== run A ==
// sort_pipe
module sort_pipe #(
parameter DATA_WIDTH='d8
)(
input 				          clk,
input 				          rst_n,
input 					      client_val,
input [(8*DATA_WIDTH)-1:0]    client_data,
output reg                    client_rdy,
input 				          sort_rdy,
output reg                    sort_val,
output reg [8*DATA_WIDTH-1:0]   sort_data
);
reg [DATA_WIDTH-1 : 0] D0;
reg [DATA_WIDTH-1 : 0] D1;
reg [DATA_WIDTH-1 : 0] D2;
reg [DATA_WIDTH-1 : 0] D3;
reg [DATA_WIDTH-1 : 0] D4;
reg [DATA_WIDTH-1 : 0] D5;
reg [DATA_WIDTH-1 : 0] D6;
reg [DATA_WIDTH-1 : 0] D7;
reg [DATA_WIDTH-1:0] P0_C0_MAX;
reg [DATA_WIDTH-1:0] P0_C0_MIN;
reg [DATA_WIDTH-1:0] P0_C1_MIN;
reg [DATA_WIDTH-1:0] P0_C1_MAX;
reg [DATA_WIDTH-1:0] P0_C2_MAX;
reg [DATA_WIDTH-1:0] P0_C2_MIN;
reg [DATA_WIDTH-1:0] P0_C3_MIN;
reg [DATA_WIDTH-1:0] P0_C3_MAX;
reg [DATA_WIDTH-1:0] P1_C0_MAX;
reg [DATA_WIDTH-1:0] P1_C0_MIN;
reg [DATA_WIDTH-1:0] P1_C1_MIN;
reg [DATA_WIDTH-1:0] P1_C1_MAX;
reg [DATA_WIDTH-1:0] P1_C2_MAX;
reg [DATA_WIDTH-1:0] P1_C2_MIN;
  ...
For scale: about 3,600 cells after synthesis, ~0.028 mm^2 of cells after synthesis.
==> flow/config.mk <==
export PLATFORM = sky130hd
export DESIGN_NAME = sort_pipe
export DESIGN_NICKNAME = sort_pipe
export VERILOG_FILES = /design/flow/design.v
export SDC_FILE = /design/flow/constraint.sdc
export NUM_CORES = 4
export LEC_CHECK = 0
export ABC_AREA = 1
export CAP_MARGIN = 25
export CELL_PAD_IN_SITES_DETAIL_PLACEMENT = 2
export CORE_MARGIN = 2
export CORE_UTILIZATION = 40
export CTS_CLUSTER_DIAMETER = 301
export GPL_ROUTABILITY_DRIVEN = 0
export GPL_TIMING_DRIVEN = 0
export MAX_ROUTING_LAYER = met4
export SLEW_MARGIN = 20
export TNS_END_PERCENT = 70
==> flow/constraint.sdc <==
create_clock -name core_clock -period 3.0 [get_ports {clk}]
set_input_delay 0.6000 -clock core_clock [delete_from_list [all_inputs] [get_ports {clk}]]
set_output_delay 0.6000 -clock core_clock [all_outputs]
set_load 0.01 [all_outputs]
run.sh (not shown) runs the stock make flow with config.mk's settings and CLKGATE_MAP_FILE=.
Finished, but not clean: run A, with negative setup slack.
Inputs modified between run A and run B:
==> flow/config.mk <==
export PLATFORM = sky130hd
export DESIGN_NAME = sort_pipe
export DESIGN_NICKNAME = sort_pipe
export VERILOG_FILES = /design/flow/design.v
export SDC_FILE = /design/flow/constraint.sdc
export NUM_CORES = 4
export LEC_CHECK = 0
export CAP_MARGIN = 20
export CORE_MARGIN = 2
export CORE_UTILIZATION = 72
export CTS_CLUSTER_DIAMETER = 356
export CTS_CLUSTER_SIZE = 30
export PLACE_DENSITY = 0.78
export SETUP_SLACK_MARGIN = -0.19
export SLEW_MARGIN = 20
==> flow/constraint.sdc <==
create_clock -name core_clock -period 1.9 [get_ports {clk}]
set_input_delay 0.3800 -clock core_clock [delete_from_list [all_inputs] [get_ports {clk}]]
set_output_delay 0.3800 -clock core_clock [all_outputs]
set_load 0.01 [all_outputs]
- Run B — Yosys chip area about 2% higher, run A as reference
- Complete run, failing final checks: run B, reason negative setup slack.
- Compared with run A, run B shows area after synthesis that has gone up by a few percent.
- Number of cells in the finished layout apart from fillers, run A and run B: smaller value in run B
Modified inputs, run C compared to run B
-- flow/config.mk --
<<< run B, line 10
export CORE_UTILIZATION = 72
export CTS_CLUSTER_DIAMETER = 356
export CTS_CLUSTER_SIZE = 30
export PLACE_DENSITY = 0.78
export SETUP_SLACK_MARGIN = -0.19
export SLEW_MARGIN = 20
>>> run C, line 10
export CORE_UTILIZATION = 72
export CTS_CLUSTER_DIAMETER = 400
export CTS_CLUSTER_SIZE = 95
export PLACE_DENSITY = 0.39
export SLEW_MARGIN = 20
export TNS_END_PERCENT = 10
==> flow/constraint.sdc <==
create_clock -name core_clock -period 1.76 [get_ports {clk}]
set_input_delay 0.3520 -clock core_clock [delete_from_list [all_inputs] [get_ports {clk}]]
set_output_delay 0.3520 -clock core_clock [all_outputs]
set_load 0.01 [all_outputs]
==> results <==
Die area: run B vs run C identical
Run B -> run C: chip height flat
Compared with run B, run C shows total cell area at the placement stage higher by about 4%.
Run B → run C: adder-cell share of the synthesized area held; fraction of the yosys area taken by sequential cells held; detailed-placement wirelength estimate went up 6.4%.
What ended run C was a tool error in global routing; the run never finished.
Run B -> run C: synthesized area delta 0, exact match
Higher final weighted congestion of routability-driven global placement goes to run B over run C.
Run B has lower total of cells resized after clock tree synthesis than run C.
Number of buffer cells added on primary ports across run C and run B: no real change.
The following lists how run D was set up differently from run C:
-- flow/config.mk --
<<< run C, line 9
export CORE_MARGIN = 2
export CORE_UTILIZATION = 72
export CTS_CLUSTER_DIAMETER = 400
export CTS_CLUSTER_SIZE = 95
export PLACE_DENSITY = 0.39
export SLEW_MARGIN = 20
export TNS_END_PERCENT = 10
>>> run D, line 9
export CORE_MARGIN = 2
export CORE_UTILIZATION = 40
export PLACE_DENSITY = 0.6
export SLEW_MARGIN = 20
==> flow/constraint.sdc <==
create_clock -name core_clock -period 2.5 [get_ports {clk}]
set_input_delay 0.5000 -clock core_clock [delete_from_list [all_inputs] [get_ports {clk}]]
set_output_delay 0.5000 -clock core_clock [all_outputs]
set_load 0.01 [all_outputs]
Notes after the runs:
The final layout from run D, which completed every stage, passed the timing, design-rule and antenna checks at the end of the flow. Estimated wirelength of the detail-placed design (lower): run D. Reported for run C and run D, total of flip-flops plus latches after synthesis turned out identical to the last digit. Re die span in x: run C and run D aren't equal, and the lower value belongs to run C. On number of distinct standard cells referenced by the synthesized netlist, run D tracks run C almost exactly. Going from run C to run D, die area went up by 0.032 mm^2, post-synthesis cell count was more or less identical, sequential area share after synthesis was more or less identical, count of instances resized after the clock tree is built went down by 290.


run 1:
sort_pipe again, from the RTL that the note above started with.
clock: 1.78 ns
lec_check: 0
abc_area: 1
cap_margin: 20
cell_pad_in_sites_detail_placement: 1
cell_pad_in_sites_global_placement: 3
core_aspect_ratio: 1.2
core_margin: 3
core_utilization: 58
cts_cluster_diameter: 21
cts_cluster_size: 79
gpl_timing_driven: 0
max_routing_layer: met4
min_routing_layer: met2
place_density_lb_addon: 0.23
setup_slack_margin: 0.19
slew_margin: 20
tns_end_percent: 65
Flow for run 1 halted at global placement without I/O, error code FLW-0024.
The inputs of run 2 differ from those of run 1 as listed below.
# run 1
export LEC_CHECK = 0
export ABC_AREA = 1
export CAP_MARGIN = 20
export CELL_PAD_IN_SITES_DETAIL_PLACEMENT = 1
export CELL_PAD_IN_SITES_GLOBAL_PLACEMENT = 3
export CORE_ASPECT_RATIO = 1.2
export CORE_MARGIN = 3
export CORE_UTILIZATION = 58
export CTS_CLUSTER_DIAMETER = 21
export CTS_CLUSTER_SIZE = 79
export GPL_TIMING_DRIVEN = 0
export MAX_ROUTING_LAYER = met4
export MIN_ROUTING_LAYER = met2
export PLACE_DENSITY_LB_ADDON = 0.23
export SETUP_SLACK_MARGIN = 0.19
export SLEW_MARGIN = 20
export TNS_END_PERCENT = 65
create_clock -name core_clock -period 1.78 [get_ports {clk}]
# run 2
export LEC_CHECK = 0
export CAP_MARGIN = 20
export CORE_MARGIN = 2
export CORE_UTILIZATION = 58
export SETUP_SLACK_MARGIN = -0.19
export SLEW_MARGIN = 20
create_clock -name core_clock -period 2.26 [get_ports {clk}]
## What came out
- On area of the mapped netlist: run 2 sits above run 1.
- Die boundary width ends up higher on run 2.
- For die size, run 2 and run 1 come out practically identical.
- Diff run 1 -> run 2: cell count listed in synth_stat.txt went down by 335; yosys stat chip area increased 2.1%; sequential area share after synthesis has decreased.
- Delta (run 2 minus run 1): synthesized instance count went down; adder and majority cell fraction of the synthesized area flat.
- Run 2 went all the way through the flow, and no timing, DRC or antenna check failed.
The inputs of run 3 differ from those of run 2 as listed below.
# run 2
export LEC_CHECK = 0
export CAP_MARGIN = 20
export CORE_MARGIN = 2
export CORE_UTILIZATION = 58
export SETUP_SLACK_MARGIN = -0.19
export SLEW_MARGIN = 20
create_clock -name core_clock -period 2.26 [get_ports {clk}]
# run 3
export LEC_CHECK = 0
export CAP_MARGIN = 20
export CORE_MARGIN = 2
export CORE_UTILIZATION = 72
export PLACE_DENSITY_LB_ADDON = 0.26
export SETUP_SLACK_MARGIN = 0.6
export SLEW_MARGIN = 20
create_clock -name core_clock -period 2.03 [get_ports {clk}]
--- outcome ---
Status: run 3 FAILED at clock tree synthesis (tool error)
Going from run 2 to run 3, die boundary width fell 10%, area of placed instances went up, die outline area went down, worst slack at placement went down 240 ps.
diff inputs: run 3 => run 4
# run 3
export LEC_CHECK = 0
export CAP_MARGIN = 20
export CORE_MARGIN = 2
export CORE_UTILIZATION = 72
export PLACE_DENSITY_LB_ADDON = 0.26
export SETUP_SLACK_MARGIN = 0.6
export SLEW_MARGIN = 20
create_clock -name core_clock -period 2.03 [get_ports {clk}]
# run 4
export LEC_CHECK = 0
export CAP_MARGIN = 20
export CORE_MARGIN = 2
export CORE_UTILIZATION = 66
export PLACE_DENSITY = 0.6
export SETUP_SLACK_MARGIN = -0.17
export SLEW_MARGIN = 20
create_clock -name core_clock -period 1.71 [get_ports {clk}]
Findings:
Status: run 4 FAILED at global routing (tool error). Changes observed in run 4 relative to run 3: worst setup slack before clock tree synthesis went down by 320 ps; chip area shows an increase of about 9%; chip width went up about 4.4%; number of core rows went up 4.2%. Reported for run 3 and run 4, cell count in the Yosys report turned out identical to the last digit. Looking at core utilization at floorplan, run 4 sits 6.0 points below run 3.
diff inputs: run 4 => run 5
# run 4
export LEC_CHECK = 0
export CAP_MARGIN = 20
export CORE_MARGIN = 2
export CORE_UTILIZATION = 66
export PLACE_DENSITY = 0.6
export SETUP_SLACK_MARGIN = -0.17
export SLEW_MARGIN = 20
create_clock -name core_clock -period 1.71 [get_ports {clk}]
# run 5
export LEC_CHECK = 0
export CAP_MARGIN = 20
export CORE_MARGIN = 2
export CORE_UTILIZATION = 66
export PLACE_DENSITY = 0.6
export SLEW_MARGIN = 20
create_clock -name core_clock -period 2.03 [get_ports {clk}]
--- outcome ---
Of run 4 and run 5, not a single run came through the flow clean.
Completing all stages was not enough for run 5: its layout failed the final checks because of setup timing.
Run 4: it failed with a tool error in global routing, so there are no final results.
Number of distinct library cell variants in the gate-level netlist after synthesis: run 5 vs run 4 identical
What run 5 reported for post-detailed-placement cell area has to be multiplied by 1.08 to get the figure for run 4.
Taking run 4 as the reference, in run 5 post-place setup slack picked up an extra 400 ps; synthesized area has remained practically unchanged; post-cts repair resize count lower.
Between run 4 and run 5, the total placed cells including tap cells is lower for run 5.
Between run 4 and run 5, the synthesized netlist cell count does not differ in any meaningful way.
Total die size: run 4 vs run 5 identical


build 66:
Starting RTL as in the previous note.
## sort_pipe
module sort_pipe #(
parameter DATA_WIDTH='d8
)(
input 				          clk,
input 				          rst_n,
input 					      client_val,
input [(8*DATA_WIDTH)-1:0]    client_data,
output reg                    client_rdy,
input 				          sort_rdy,
output reg                    sort_val,
output reg [8*DATA_WIDTH-1:0]   sort_data
);
Settings: LEC_CHECK=0, ABC_AREA=1, CAP_MARGIN=40, CELL_PAD_IN_SITES_DETAIL_PLACEMENT=1, CORE_MARGIN=7, CORE_UTILIZATION=24, CTS_CLUSTER_DIAMETER=121, GPL_ROUTABILITY_DRIVEN=0, GPL_TIMING_DRIVEN=0, MAX_ROUTING_LAYER=met4, MIN_ROUTING_LAYER=met2, SLEW_MARGIN=20, TNS_END_PERCENT=70; clock period 1.63 ns.
Build 66 did not make it past global routing (5_1_grt), where a tool error ended it.
Inputs modified between build 66 and build 85:
# build 66
export LEC_CHECK = 0
export ABC_AREA = 1
export CAP_MARGIN = 40
export CELL_PAD_IN_SITES_DETAIL_PLACEMENT = 1
export CORE_MARGIN = 7
export CORE_UTILIZATION = 24
export CTS_CLUSTER_DIAMETER = 121
export GPL_ROUTABILITY_DRIVEN = 0
export GPL_TIMING_DRIVEN = 0
export MAX_ROUTING_LAYER = met4
export MIN_ROUTING_LAYER = met2
export SLEW_MARGIN = 20
export TNS_END_PERCENT = 70
create_clock -name core_clock -period 1.63 [get_ports {clk}]
# build 85
export LEC_CHECK = 0
export CAP_MARGIN = 20
export CELL_PAD_IN_SITES_GLOBAL_PLACEMENT = 3
export CORE_MARGIN = 3
export CORE_UTILIZATION = 40
export MAX_ROUTING_LAYER = met4
export MIN_ROUTING_LAYER = met2
export PLACE_DENSITY = 0.6
export SETUP_SLACK_MARGIN = 0.19
export SLEW_MARGIN = 20
create_clock -name core_clock -period 3.0 [get_ports {clk}]
- Both conditions hold for build 85: the flow ran to the end and the final layout passed the timing, design-rule and antenna checks.
- [compare] base=build 66 new=build 85: post-cts sizing count has decreased, fraction of the mapped netlist area in compound gates has increased, chip area in the Yosys report has increased.
- Width of the die in build 85 is 23% lower than in build 66
- In build 85, the initial core utilization came out 17 points above the value in build 66.
- NOTE synthesized netlist net count build 66->build 85 decreased by a little under 10%
- [compare] base=build 66 new=build 85: synthesized cell area picked up an extra 2.1%, sequential-to-total area share from yosys stat saw a decrease.


== P ==
Starting RTL as in the previous note.
make LEC_CHECK=0 ABC_AREA=1 CAP_MARGIN=20 CELL_PAD_IN_SITES_GLOBAL_PLACEMENT=3 CORE_ASPECT_RATIO=1.2 CORE_MARGIN=3 CORE_UTILIZATION=58 CTS_CLUSTER_DIAMETER=329 GPL_TIMING_DRIVEN=0 MAX_ROUTING_LAYER=met4 MIN_ROUTING_LAYER=met2 PLACE_DENSITY_LB_ADDON=0.21 SETUP_SLACK_MARGIN=0.19 SLEW_MARGIN=20 finish   # period 3.0 ns
No final results exist for P, since it was stopped by error FLW-0024 during 3_1_place_gp_skip_io.
Setup changes, P to Q
- MAX_ROUTING_LAYER: met4 -> unset
- CTS_CLUSTER_DIAMETER: 329 -> unset
- ABC_AREA: 1 -> unset
- CORE_ASPECT_RATIO: 1.2 -> unset
- CORE_MARGIN: 3 -> 2
- CORE_UTILIZATION: 58 -> 56
- MIN_ROUTING_LAYER: met2 -> unset
- PLACE_DENSITY_LB_ADDON: 0.21 -> unset
- PLACE_DENSITY: unset -> 0.6
- CELL_PAD_IN_SITES_GLOBAL_PLACEMENT: 3 -> unset
- SETUP_SLACK_MARGIN: 0.19 -> unset
- GPL_TIMING_DRIVEN: 0 -> unset
- the clock period (ns, I/O delays scaled along): 3.0 -> 2.5
Findings:
Q completed; timing, DRC and antenna clean. [Q vs P] Yosys chip area: higher in Q. P has higher number of placement rows than Q. Q ends up with a count of different cell masters after synthesis that is 46% higher than in P. Delta (Q minus P): synthesized cell count decreased by 335 relative to the old numbers, aoi/oai-family share of the synthesized area increased by 13 points relative to the old numbers, average instance area after synthesis increased by about 13% relative to the old numbers, placeable core area increased by about 6% relative to the old numbers, count of instantiated cells in the yosys netlist decreased by about 9% relative to the old numbers. Relative to P, the die boundary width measured on Q has increased by more than 10%. Of P and Q, the lower synthesized area belongs to P. Sequential-to-total area share from yosys stat (higher): P.
--- input diff Q..R ---
- putting CTS_CLUSTER_SIZE at 30 where nothing was set
- putting HOLD_SLACK_MARGIN at 0.29 where nothing was set
- swapping 56 for 72 in CORE_UTILIZATION
- putting ABC_AREA at 1 where nothing was set
- putting SETUP_SLACK_MARGIN at -0.15 where nothing was set
- putting CTS_CLUSTER_DIAMETER at 356 where nothing was set
- swapping 0.6 for 0.64 in PLACE_DENSITY
- swapping 2.5 for 1.6 in the clock period (ns, I/O delays scaled along)
Notes after the runs:
Run status, R: aborted in 5_1_grt, error DPL-0038. Q reached the final stage; the timing, design-rule and antenna checks on its layout passed. On R: cell count after synthesis is 335 higher than what Q gave. Sort R and Q by die size, ascending, and R comes first. In R the placer's final routability congestion estimate turned out 0.024 lower than in Q. R — vertical die size 29 um lower, Q as reference. Cell area reported after detailed placement for R: 7.1% up relative to Q. Share of synthesized cell area in and-or and or-and compound cells was lower in R than in Q. Summary of R over Q: total CTS buffers down 63%, register area share after synthesis up 0.97 points. Area of the placeable core (R over Q): decrease, 24%.
> inputs changed (R -> S)
- removing SETUP_SLACK_MARGIN (formerly -0.15)
- setting CELL_PAD_IN_SITES_DETAIL_PLACEMENT to 2 for the first time
- removing PLACE_DENSITY (formerly 0.64)
- removing CTS_CLUSTER_SIZE (formerly 30)
- changing CTS_CLUSTER_DIAMETER from 356 to 301
- setting GPL_TIMING_DRIVEN to 0 for the first time
- changing CORE_UTILIZATION from 72 to 40
- removing ABC_AREA (formerly 1)
- removing HOLD_SLACK_MARGIN (formerly 0.29)
- changing the clock period (ns, I/O delays scaled along) from 1.6 to 3.0
Findings:
The runs compared here, R and S, all ended either early or with open violations.
R never completed; the flow aborted with a tool error in 5_1_grt.
Relative to R, total CTS buffers has increased by 38 in S.
Re total placed instance area: S is about 5% down on R.
Compared with R, in S net count entering floorplan now smaller, height of the die up 70 um.
Row synthesized area: S higher / R lower
